== main ==
// alu_add
module alu_add (
    input   logic           clk_i,
    input   logic           rst_i,
    input   logic [36:0]    left_i,      
    input   logic [36:0]    right_i,     
    output  logic           in_ready_o,
    input   logic           in_valid_i,
    output  logic [36:0]    result_o,    
    input   logic           out_ready_i,
    output  logic           out_valid_o
);
make LEC_CHECK=0 ABC_AREA=0 CAP_MARGIN=20 CORE_ASPECT_RATIO=1.32 CORE_MARGIN=2 CORE_UTILIZATION=72 CTS_CLUSTER_DIAMETER=397 CTS_CLUSTER_SIZE=95 SETUP_SLACK_MARGIN=1.5 SLEW_MARGIN=20 finish   # period 6.53 ns
run.sh (not shown) runs the stock make flow with config.mk's settings and CLKGATE_MAP_FILE=.
Setup changes, main to the feature branch
# main
export LEC_CHECK = 0
export ABC_AREA = 0
export CAP_MARGIN = 20
export CORE_ASPECT_RATIO = 1.32
export CORE_MARGIN = 2
export CORE_UTILIZATION = 72
export CTS_CLUSTER_DIAMETER = 397
export CTS_CLUSTER_SIZE = 95
export SETUP_SLACK_MARGIN = 1.5
export SLEW_MARGIN = 20
create_clock -name core_clock -period 6.53 [get_ports {clk_i}]
# the feature branch
export LEC_CHECK = 0
export CAP_MARGIN = 20
export CORE_MARGIN = 2
export CORE_UTILIZATION = 68
export CTS_CLUSTER_SIZE = 34
export SLEW_MARGIN = 20
create_clock -name core_clock -period 4.28 [get_ports {clk_i}]
[summary]
main has a higher post-route minimum period than the feature branch.
On worst hold-check slack, the feature branch and main are neck and neck.
The flow did not stop early for the feature branch: all stages ran, and the layout cleared the timing, design-rule and antenna checks.
What main reported for maximum frequency has to be multiplied by 1.14 to get the figure for the feature branch.
Against main, combinational logic power in the feature branch rose by more than a quarter.
NOTE detailed router's first-iteration violation count main->the feature branch increased by more than a quarter
The run showing the smaller sequential share of layout area is the feature branch.
The feature branch against main: combinational share of power increased 0.5 points, signed area change from the synthesized netlist to the final layout now larger.

---

Starting RTL as in the previous note.
make LEC_CHECK=0 CAP_MARGIN=35 CORE_ASPECT_RATIO=1.88 CORE_MARGIN=2 CORE_UTILIZATION=38 CTS_CLUSTER_SIZE=56 GPL_ROUTABILITY_DRIVEN=0 HOLD_SLACK_MARGIN=-0.09 PLACE_DENSITY_LB_ADDON=0.09 SLEW_MARGIN=10 finish   # period 2.96 ns
The first run ran to the end with violations: negative setup slack.
Change:
Settings changed: CAP_MARGIN 35 to 20, CORE_ASPECT_RATIO 1.88 to not set, CORE_UTILIZATION 38 to 70, CTS_CLUSTER_SIZE 56 to 22, GPL_ROUTABILITY_DRIVEN 0 to not set, HOLD_SLACK_MARGIN -0.09 to not set, PLACE_DENSITY_LB_ADDON 0.09 to not set, SLEW_MARGIN 10 to 20.
Clock period 2.96 ns to 3.94 ns, I/O delays scaled along.
Result:
- The new run ran to the end with violations: negative setup slack
- first-iteration DRC count climbs to 2.5 times its value
- cell area drops by 11%
- power drops by about 30%
- die area drops by about 45%
- clock power drops by 18%
- synthesized area does not change
- worst hold slack gets better by 0.022 ns
- setup slack gets better by 0.50 ns
- clock skew barely changes
- via count climbs by about 9%
Change:
Settings changed: CAP_MARGIN 20 to 0, CORE_UTILIZATION 70 to 72.
Result:
- The new run completed and failed the layout checks on negative setup slack
- final area rises slightly
- setup slack degrades by 0.33 ns
- die size drops by a few percent
- flip-flop count does not change
- global-route usage rises by 4.5 points
- total power goes up by a few percent
Change:
Settings changed: CAP_MARGIN 0 to 20, CTS_CLUSTER_DIAMETER set to 397, CTS_CLUSTER_SIZE 22 to 95.
Clock period 3.94 ns to 6.72 ns, I/O delays scaled along.
After rerunning: The new run finished with timing, DRC and antenna clean. Core utilization falls by 3.9 points. Clock-buffer cell count goes up by 1. Power drops by 48%. Fmax drops by 12%. Synthesized area is unchanged. Global-route usage decreases by 6.1 points. Via count shrinks by 16%.
Change:
Settings changed: CTS_CLUSTER_DIAMETER 397 to not set, CTS_CLUSTER_SIZE 95 to 91, PLACE_DENSITY set to 0.95.
Clock period 6.72 ns to 3.94 ns, I/O delays scaled along.
=> This time the run finished but fails on negative setup slack. Critical path depth does not change. Global-route usage went up by 5.1 points. Cell area went up by 3.5%. Power went up by 85%. Routed wire length went up by 32%. Utilization went up by 3.1 points. Maximum frequency went up by 14%.
Change:
Settings changed: CTS_CLUSTER_SIZE 91 to 80, PLACE_DENSITY 0.95 to 0.37.
The changed run reached the layout checks and failed them: negative setup slack.
Synthesized area is unchanged.
Die size is unchanged.
Maximum frequency goes down slightly.
No activity file was given, so power comes from the tool's default toggle rates.
